==> flow/design.v (excerpt) <==
module complex_mean_square (
    input wire i_clk,
    input wire i_arst,
    input wire i_en,
    input wire [2:0] i_log2_samples,
    input wire        i_valid,
    input wire [31:0] i_y,
    input wire [31:0] i_y_hat,
    output reg        o_valid,
    output reg [63:0] o_data
);
For scale: about 4800 cells after synthesis, about 38000 µm² of cells after synthesis.
==> flow/config.mk <==
export PLATFORM = sky130hd
export DESIGN_NAME = complex_mean_square
export DESIGN_NICKNAME = complex_mean_square
export VERILOG_FILES = /design/flow/design.v
export SDC_FILE = /design/flow/constraint.sdc
export NUM_CORES = 4
export LEC_CHECK = 0
export ABC_AREA = 1
export CAP_MARGIN = 10
export CORE_MARGIN = 2
export CORE_UTILIZATION = 72
export CTS_CLUSTER_DIAMETER = 166
export CTS_CLUSTER_SIZE = 99
export SETUP_SLACK_MARGIN = -0.68
export SLEW_MARGIN = 20
export TNS_END_PERCENT = 5
==> flow/constraint.sdc <==
create_clock -name core_clock -period 7.29 [get_ports {i_clk}]
set_input_delay 1.4580 -clock core_clock [delete_from_list [all_inputs] [get_ports {i_clk}]]
set_output_delay 1.4580 -clock core_clock [all_outputs]
set_load 0.01 [all_outputs]
run.sh (not shown) runs the stock make flow with config.mk's settings and CLKGATE_MAP_FILE=.
The baseline died in 5_1_grt on GRT-0116.
Rerun with:
- ABC_AREA: 1 -> unset
- CAP_MARGIN: 10 -> 30
- CTS_CLUSTER_DIAMETER: 166 -> unset
- CTS_CLUSTER_SIZE: 99 -> unset
- MAX_ROUTING_LAYER: unset -> met4
- SETUP_SLACK_MARGIN: -0.68 -> unset
- TNS_END_PERCENT: 5 -> 40
- clock period: 7.29 -> 10.3 ns (I/O delays scaled with it)
With this change the flow completed and failed the layout checks on negative setup slack.
Area after synthesis falls by 3.2%.
Synthesized cell count falls by 16%.
Die size falls by 3.1%.
Rerun with:
- CAP_MARGIN: 30 -> 20
- CORE_UTILIZATION: 72 -> 40
- MAX_ROUTING_LAYER: met4 -> unset
- TNS_END_PERCENT: 40 -> unset
- clock period: 10.3 -> 13.5 ns (I/O delays scaled with it)
Now the flow passed the timing, DRC and antenna checks.
Critical path depth decreases by 5.
Wire length came out lower by 15%.
Non-clock buffer count went down by 553.
Final area is lower by 11%.
Final cell count decreases by 0.90%.
Core utilization is lower by 46 points.
Via count is lower by 17%.
Worst hold slack loses 0.013 ns.
Die area is higher by 78%.

The RTL this note starts from:
==> flow/design.v <==
module complex_adder_subtractor #(
    parameter WIDTH=32
) (
    input [WIDTH-1:0] a,
    input [WIDTH-1:0] b,
    input addNotSub,
    output reg [WIDTH-1:0] result
);
    always @(*) begin
        if (addNotSub) begin
            result[WIDTH-1:WIDTH/2] = a[WIDTH-1:WIDTH/2] + b[WIDTH-1:WIDTH/2];
            result[WIDTH/2-1:0] = a[WIDTH/2-1:0] + b[WIDTH/2-1:0];
        end else begin
            result[WIDTH-1:WIDTH/2] = a[WIDTH-1:WIDTH/2] - b[WIDTH-1:WIDTH/2];
            result[WIDTH/2-1:0] = a[WIDTH/2-1:0] - b[WIDTH/2-1:0];
        end
    end
endmodule
module complex_multiplier #(
    parameter WIDTH=32
) (
    input [WIDTH-1:0] a,
    input [WIDTH-1:0] b,
    output [2*WIDTH-1:0] result
);
    wire signed [WIDTH-1:0] a_real = { {(WIDTH/2+1){a[WIDTH/2-1]}}, a[WIDTH/2-1:0] };
    wire signed [WIDTH-1:0] b_real = { {(WIDTH/2+1){b[WIDTH/2-1]}}, b[WIDTH/2-1:0] };
    wire signed [WIDTH-1:0] a_img = { {(WIDTH/2+1){a[WIDTH-1]}}, a[WIDTH-1:WIDTH/2] };
    wire signed [WIDTH-1:0] b_img = { {(WIDTH/2+1){b[WIDTH-1]}}, b[WIDTH-1:WIDTH/2] };
    wire signed [WIDTH-1:0] result_real = a_real * b_real - a_img * b_img;
    wire signed [WIDTH-1:0] result_img = a_real * b_img + a_img * b_real;
    assign result[WIDTH-1:0] = result_real;
    assign result[2*WIDTH-1:WIDTH] = result_img;
endmodule
module complex_mean_square (
    input wire i_clk,
    input wire i_arst,
    input wire i_en,
    input wire [2:0] i_log2_samples,
    input wire        i_valid,
    input wire [31:0] i_y,
    input wire [31:0] i_y_hat,
    output reg        o_valid,
    output reg [63:0] o_data
);
    wire [31:0] y_diff_w;
    wire [63:0] sq_diff_complex_w;
    wire        sq_diff_valid_w;
    wire [63:0] sum_res_w;
    wire [8:0]  num_samples_w = 1 << i_log2_samples;
    reg [8:0]  sample_rx_cnt_r;
    reg [8:0]  sample_proc_cnt_r;
    reg [1:0]  state_r, next_state_r;
    localparam S_IDLE      = 2'b00;
    localparam S_INIT      = 2'b01;
    localparam S_COMPUTING = 2'b10;
    localparam S_FINALIZE  = 2'b11;
    complex_adder_subtractor #(.WIDTH(32)) y_difference_module (
        .a(i_y),
        .b(i_y_hat),
        .addNotSub(1'b0),
        .result(y_diff_w)
    );
    complex_multiplier cpow_calculator (
        .a(y_diff_w),
        .b(y_diff_w),
        .result(sq_diff_complex_w)
    );
    assign sq_diff_valid_w = i_valid;
    complex_adder_subtractor #(.WIDTH(64)) square_sum (
        .a(o_data),  
        .b(sq_diff_complex_w),
        .addNotSub(1'b1),
        .result(sum_res_w)
    );
    always @(posedge i_clk or posedge i_arst) begin
        if (i_arst)
            state_r <= S_IDLE;
        else
            state_r <= next_state_r;
    end
    always @(*) begin
        next_state_r = state_r;
        case (state_r)
            S_IDLE:      if (i_en) next_state_r = S_INIT;
            S_INIT:      next_state_r = S_COMPUTING;
            S_COMPUTING: if (sample_rx_cnt_r == num_samples_w && sample_proc_cnt_r == num_samples_w)
                             next_state_r = S_FINALIZE;
            S_FINALIZE:  next_state_r = S_IDLE;
            default:     next_state_r = S_IDLE;
        endcase
    end
    always @(posedge i_clk or posedge i_arst) begin
        if (i_arst) begin
            o_valid           <= 1'b0;
            o_data            <= 64'b0;
            sample_rx_cnt_r   <= 9'b0;
            sample_proc_cnt_r <= 9'b0;
        end else begin
            o_valid <= 1'b0;  
            case (state_r)
                S_INIT: begin
                    o_data            <= 64'b0;
                    sample_rx_cnt_r   <= 9'b0;
                    sample_proc_cnt_r <= 9'b0;
                end
                S_COMPUTING: begin
                    sample_rx_cnt_r <= sample_rx_cnt_r;
                    sample_proc_cnt_r <= sample_proc_cnt_r;
                    if (i_valid && sample_rx_cnt_r < num_samples_w) begin
                        sample_rx_cnt_r <= sample_rx_cnt_r + 1;
                    end
                    if (sq_diff_valid_w && !(sample_proc_cnt_r == num_samples_w)) begin
                        sample_proc_cnt_r <= sample_proc_cnt_r + 1;
                        o_data <= sum_res_w;
                    end
                end
                S_FINALIZE: begin
					o_valid        <= 1'b1;  
					o_data[31:0]   <= $signed(o_data[31:0]) >>> i_log2_samples;
					o_data[63:32]  <= $signed(o_data[63:32]) >>> i_log2_samples;
                end
            endcase
        end
    end
endmodule
make LEC_CHECK=0 ABC_AREA=0 CAP_MARGIN=20 CORE_MARGIN=2 CORE_UTILIZATION=72 CTS_CLUSTER_SIZE=30 PLACE_DENSITY=0.65 SETUP_SLACK_MARGIN=2.37 SLEW_MARGIN=20 finish   # period 10.4 ns
The baseline aborted during global routing on ODB-0269.
Change:
ABC_AREA = 1   (was 0)
CTS_CLUSTER_DIAMETER = 192   (was default)
CTS_CLUSTER_SIZE = 99   (was 30)
PLACE_DENSITY = default   (was 0.65)
SETUP_SLACK_MARGIN = default   (was 2.37)
clock period = 5.59 ns   (was 10.4 ns; I/O delays follow)
- The new run failed in global routing, error GRT-0116
- synthesized area came out higher by 3.3%
- die size came out higher by 3.2%
- synthesized cell count came out higher by 18%
Change:
ABC_AREA = default   (was 1)
CORE_UTILIZATION = 10   (was 72)
CTS_CLUSTER_DIAMETER = default   (was 192)
CTS_CLUSTER_SIZE = default   (was 99)
clock period = 14.3 ns   (was 5.59 ns; I/O delays follow)
Result: The new run completed with no timing, DRC or antenna violations; die size rose to 6.8 times its value; area after synthesis fell by about 3%; synthesized cell count decreases by about 16%.
Change:
CORE_UTILIZATION = 64   (was 10)
CTS_CLUSTER_SIZE = 98   (was default)
TNS_END_PERCENT = 10   (was default)
clock period = 5.26 ns   (was 14.3 ns; I/O delays follow)
What happened:
- With this change the flow finished but fails on setup timing
- synthesized cell count stays the same
- cell area came out higher by a few percent
- clock skew came out higher by 9.2 ps
- routed wire length came out lower by about a fifth
- sequential share of layout area came out lower by 0.10 points
- area after synthesis is unchanged
- setup slack loses 5600 ps
- hold slack gains 22 ps
- die size came out lower by well over a third
Change:
ABC_AREA = 1   (was default)
CTS_CLUSTER_DIAMETER = 387   (was default)
PLACE_DENSITY = 0.42   (was default)
The changed run finished but failed the layout checks on setup timing.
Non-clock buffer count goes up by 99.
Die size goes up by 3.2%.
Fmax goes up by 13%.
Synthesized cell count goes up by 18%.
Count of clock-buffer cells in the layout goes up by 2.
First-iteration DRC count goes up by 28%.
Change:
ABC_AREA = default   (was 1)
CORE_UTILIZATION = 72   (was 64)
CTS_CLUSTER_DIAMETER = 211   (was 387)
PLACE_DENSITY = default   (was 0.42)
SETUP_SLACK_MARGIN = -0.62   (was default)
clock period = 7.85 ns   (was 5.26 ns; I/O delays follow)
The changed run finished with setup timing left.
Routed wire length came out lower by 1.7%.
Final cell count came out lower by 16%.
Die area came out lower by 14%.
First-iteration DRC count came out higher by 41%.
Worst setup slack improved by 520 ps.
Area after synthesis came out lower by 3.2%.
Design area came out lower by 8.3%.

// complex_mean_square: RTL as listed in full above, without the edits since
clock: 7.39 ns
lec_check: 0
cap_margin: 20
core_margin: 2
core_utilization: 72
cts_cluster_size: 99
slew_margin: 20
The starting point failed in global routing on GRT-0232.
Then changed:
- CORE_UTILIZATION: 72 -> 40
- CTS_CLUSTER_SIZE: 99 -> default
- clock period: 7.39 -> 13.1 ns (I/O delays scaled with it)
After rerunning:
- With this change the flow completed with no timing, DRC or antenna violations
- synthesized area does not change
- die area increases by well over a third
- synthesized cell count does not change
Then changed:
- CORE_UTILIZATION: 40 -> 59
- SETUP_SLACK_MARGIN: default -> 2.65
- clock period: 13.1 -> 9.9 ns (I/O delays scaled with it)
After rerunning: The changed run reached the layout checks and failed them: negative setup slack. Synthesized cell count does not change. Setup slack is worse by 1.4 ns. Utilization is higher by 32 points. Global-route usage increases by 11 points. Clock-buffer cell count drops by 1. Register-to-register slack degrades by 2.6 ns.
Then changed:
- CAP_MARGIN: 20 -> 30
- CORE_UTILIZATION: 59 -> 72
- CTS_CLUSTER_SIZE: default -> 49
- HOLD_SLACK_MARGIN: default -> 0.02
- PLACE_DENSITY_LB_ADDON: default -> 0.26
- SETUP_SLACK_MARGIN: 2.65 -> -0.77
The changed run stopped in global routing (GRT-0232).
Synthesized cell count does not change.
Synthesized area is unchanged.
Die area went down by about 18%.
Then changed:
- CTS_CLUSTER_DIAMETER: default -> 377
- HOLD_SLACK_MARGIN: 0.02 -> 0.28
- PLACE_DENSITY_LB_ADDON: 0.26 -> default
Now the flow finished with negative setup slack left. Die area does not change. Synthesized cell count is unchanged. Synthesized area does not change.
